==> job 174 <==
==> flow/design.v <==
`timescale 1ns / 1ps
module AHB_Mul(  
    input HCLK,
    input HRESETn,
    input [31:0]M_AHB_0_haddr,
    input [2:0]M_AHB_0_hburst,
    input M_AHB_0_hmastlock,
    input [3:0]M_AHB_0_hprot,
    output reg [31:0]M_AHB_0_hrdata,
    output M_AHB_0_hready,
    output M_AHB_0_hresp,
    input [2:0]M_AHB_0_hsize,
    input [1:0]M_AHB_0_htrans,
    input [31:0]M_AHB_0_hwdata,
    input M_AHB_0_hwrite,
    output[3:0] led 
    );
    assign M_AHB_0_hready = 1'b1;
    assign M_AHB_0_hresp = 1'b0;
    reg [31:0] mem_A;    
    reg [31:0] mem_B;    
    reg [31:0] mem_C;    
    reg [31:0] mem_D;    
    reg [31:0] mem_E;    
    reg [31:0] mem_F;    
    reg [31:0] mem_G;    
    reg [31:0] mem_H;    
    reg[31:0] mem_I;   
    reg [1:0]   w_ctrl;  
    reg [1:0]   r_ctrl;  
    reg [3:0]   w_addr;  
    reg [3:0]   r_addr;  
    assign led[3:0] = mem_A[3:0];  
    always@(posedge HCLK)
    begin 
        if(!HRESETn)
        begin
            w_ctrl <= 2'b00;
            w_addr <= 4'h0;
        end
        else if(M_AHB_0_hwrite == 1'b1) 
        begin
        case(M_AHB_0_htrans)
            2'b00 :  
            begin
                w_ctrl <= 2'b00;
            end
            2'b01 :  
            begin
                w_ctrl <= 2'b01;
            end
            2'b10 :  
            begin
                w_ctrl <= 2'b10;
                w_addr <= M_AHB_0_haddr[5:2];
            end
            2'b11 :  
            begin
                w_ctrl <= 2'b11;
                w_addr <= M_AHB_0_haddr[5:2];
            end
        endcase
        end
        else
        begin
            w_ctrl <= 2'b00;  
        end
   end
    always@(posedge HCLK)  
    begin
    if(!HRESETn)
    begin
        mem_A <= 32'h0;
        mem_B <= 32'h0;
        mem_C <= 32'h0;
        mem_D <= 32'h0;
        mem_E <= 32'h0;
        mem_F <= 32'h0;
        mem_G <= 32'h0;
        mem_H <= 32'h0;
    end
    else
    case(w_ctrl)
        2'b00:  
        begin        
        end
        2'b01:  
        begin
        end
        2'b10:  
        begin
        case(w_addr)
            4'h0 : mem_A <= M_AHB_0_hwdata;
            4'h1 : mem_B <= M_AHB_0_hwdata;
            4'h2 : mem_C <= M_AHB_0_hwdata;
            4'h3 : mem_D <= M_AHB_0_hwdata;
            4'h4 : mem_E <= M_AHB_0_hwdata;
            4'h5 : mem_F <= M_AHB_0_hwdata;
            4'h6 : mem_G <= M_AHB_0_hwdata;
            4'h7 : mem_H <= M_AHB_0_hwdata;
        endcase
        end
        2'b11:  
        begin
        case(w_addr)
            4'h0 : mem_A <= M_AHB_0_hwdata;
            4'h1 : mem_B <= M_AHB_0_hwdata;
            4'h2 : mem_C <= M_AHB_0_hwdata;
            4'h3 : mem_D <= M_AHB_0_hwdata;
            4'h4 : mem_E <= M_AHB_0_hwdata;
            4'h5 : mem_F <= M_AHB_0_hwdata;
            4'h6 : mem_G <= M_AHB_0_hwdata;
            4'h7 : mem_H <= M_AHB_0_hwdata;
        endcase
        end
    endcase
    end
    always@(posedge HCLK) begin
        if (!HRESETn) begin
            r_ctrl <= 2'b00;
            r_addr <= 4'h0;
        end
        else if (M_AHB_0_hwrite == 1'b0) begin  
            case(M_AHB_0_htrans)
                2'b00 : r_ctrl <= 2'b00; 
                2'b01 : r_ctrl <= 2'b01; 
                2'b10 : 
                    begin
                        r_ctrl <= 2'b10; 
                        r_addr <= M_AHB_0_haddr[5:2];
                    end
                2'b11 :
                    begin
                        r_ctrl <= 2'b11; 
                        r_addr <= M_AHB_0_haddr[5:2];
                    end
            endcase
        end
        else begin
            r_ctrl <= 2'b00;  
        end
    end
    always@(*) begin
        case(r_addr)
            4'h0 : M_AHB_0_hrdata = mem_A;
            4'h1 : M_AHB_0_hrdata = mem_B;
            4'h2 : M_AHB_0_hrdata = mem_C;
            4'h3 : M_AHB_0_hrdata = mem_D;
            4'h4 : M_AHB_0_hrdata = mem_E;
            4'h5 : M_AHB_0_hrdata = mem_F;
            4'h6 : M_AHB_0_hrdata = mem_G;
            4'h7 : M_AHB_0_hrdata = mem_H;
            4'h8 : M_AHB_0_hrdata = mem_I;
            default : M_AHB_0_hrdata = 32'h0;
        endcase
    end
    always@(posedge HCLK) begin
        if (!HRESETn) begin
            mem_I <= 32'h1;
        end
        else
        case(w_ctrl) 
        2'b00 : begin end  
        2'b01 : begin end  
        2'b10 , 2'b11 : begin  
            case(w_addr)
                4'h0 : mem_I <= mem_I * M_AHB_0_hwdata;
                4'h1 : mem_I <= mem_I * M_AHB_0_hwdata;
                4'h2 : mem_I <= mem_I * M_AHB_0_hwdata;
                4'h3 : mem_I <= mem_I * M_AHB_0_hwdata;
                4'h4 : mem_I <= mem_I * M_AHB_0_hwdata;
                4'h5 : mem_I <= mem_I * M_AHB_0_hwdata;
                4'h6 : mem_I <= mem_I * M_AHB_0_hwdata;
                4'h7 : mem_I <= mem_I * M_AHB_0_hwdata;
                4'h8 : mem_I <= M_AHB_0_hwdata;
            endcase
        end
        endcase
    end
endmodule
==> flow/run.sh <==
#!/bin/bash
# the make line also repeats each setting of config.mk as NAME=value (left out here)
make -C /OpenROAD-flow-scripts/flow DESIGN_CONFIG=/design/flow/config.mk WORK_HOME=/design/flow/orfs CLKGATE_MAP_FILE= finish
==> flow/config.mk <==
export PLATFORM = sky130hd
export DESIGN_NAME = AHB_Mul
export DESIGN_NICKNAME = AHB_Mul
export VERILOG_FILES = /design/flow/design.v
export SDC_FILE = /design/flow/constraint.sdc
export NUM_CORES = 4
export LEC_CHECK = 0
export ABC_AREA = 0
export CAP_MARGIN = 30
export CELL_PAD_IN_SITES_GLOBAL_PLACEMENT = 2
export CORE_ASPECT_RATIO = 0.51
export CORE_MARGIN = 2
export CORE_UTILIZATION = 51
export CTS_CLUSTER_SIZE = 81
export PLACE_DENSITY_LB_ADDON = 0.06
export SETUP_SLACK_MARGIN = 0.03
export SLEW_MARGIN = 0
==> flow/constraint.sdc <==
create_clock -name core_clock -period 11.8 [get_ports {HCLK}]
set_input_delay 2.3600 -clock core_clock [delete_from_list [all_inputs] [get_ports {HCLK}]]
set_output_delay 2.3600 -clock core_clock [all_outputs]
set_load 0.01 [all_outputs]
==> job 6463: changes against job 174 <==
==> flow/config.mk (replaced) <==
export PLATFORM = sky130hd
export DESIGN_NAME = AHB_Mul
export DESIGN_NICKNAME = AHB_Mul
export VERILOG_FILES = /design/flow/design.v
export SDC_FILE = /design/flow/constraint.sdc
export NUM_CORES = 4
export LEC_CHECK = 0
export CAP_MARGIN = 20
export CORE_MARGIN = 2
export CORE_UTILIZATION = 72
export CTS_CLUSTER_DIAMETER = 395
export PLACE_DENSITY = 0.36
export SETUP_SLACK_MARGIN = -0.49
export SLEW_MARGIN = 20
==> flow/constraint.sdc (replaced) <==
create_clock -name core_clock -period 8.09 [get_ports {HCLK}]
set_input_delay 1.6180 -clock core_clock [delete_from_list [all_inputs] [get_ports {HCLK}]]
set_output_delay 1.6180 -clock core_clock [all_outputs]
set_load 0.01 [all_outputs]
==> job 8480: changes against job 174 <==
==> flow/config.mk (replaced) <==
export PLATFORM = sky130hd
export DESIGN_NAME = AHB_Mul
export DESIGN_NICKNAME = AHB_Mul
export VERILOG_FILES = /design/flow/design.v
export SDC_FILE = /design/flow/constraint.sdc
export NUM_CORES = 4
export LEC_CHECK = 0
export CAP_MARGIN = 20
export CORE_MARGIN = 2
export CORE_UTILIZATION = 28
export GPL_ROUTABILITY_DRIVEN = 1
export HOLD_SLACK_MARGIN = 0.02
export PLACE_DENSITY_LB_ADDON = 0.21
export SETUP_SLACK_MARGIN = 1.97
export SLEW_MARGIN = 20
==> notes.md <==
Flow results.

- The run finished with no timing, DRC or antenna violations.
- The pre-antenna-repair detailed-routing pass consisted of 6 iterations.
- The total placed instance area is 0.0297 mm2.
- The cell sequence reported for the critical path is clkdlybuf4s50_1 -> buf_4 -> and2_1 -> fa_1 -> fa_1 -> fa_1 -> inv_1 -> fa_1 -> inv_1 -> fa_1 -> fa_1 -> fa_1 -> fa_1 -> ha_1 -> inv_1 -> or4_1 -> o211ai_1 -> nand2_1 -> mux2_2 -> a2111oi_0.
- The detailed router finished its first iteration with about 2.9k violations.
- The most critical setup path has its startpoint at M_AHB_0_hwdata[7].
- The cell resize tally after clock tree synthesis is 0.
- The initial antenna violation count came to 5.
(the above is from job 174)
==> notes.md <==
Flow results.

- The cell resize tally after clock tree synthesis is 2.
- The iteration count recorded for the first detailed-route pass is 7.
- The detailed router finished its first iteration with approximately 1.8k violations.
- The global routing met3 resource utilization is 0.0174.
- The initial antenna violation count is 5.
- The run finished with no timing, DRC or antenna violations.
- The via count of the first global-routing pass was around 24k.
- The core footprint is 0.0999 mm2.
- Tracing the worst setup path back leads to its startpoint at M_AHB_0_hwdata[6].
- The cell area after layout is between 0.03 and 0.04 mm2.
- The number of multi-input logic gates is 2452.
- After detailed placement, the total cell area comes to around 0.03 mm2.
(the above is from job 8480)
==> notes.md <==
Flow results.

- The run finished, with violations left.
- In this run the layout check failures are setup timing.
- The number of buffer cells added on primary ports is 76.
- In the post-route analysis, the smallest setup slack over all paths is -0.180 ns.
- Per the detailed placement report, the placed cell area equals slightly above 0.03 mm2.
- Sequential cells placed in the final layout were counted as 298.
- The layout report gives the multi-input gate share of total cell area as 0.630.
- According to the report, the first pass of detailed routing completed in 9 iterations.
- Per the finish-stage timing summary, setup violations number 6.
- The startpoint of the worst setup timing path is M_AHB_0_hwdata[7].
- The initial antenna violation count was 0.
- The final layout report lists a non-clock inverter count of 377.
(the above is from job 6463)
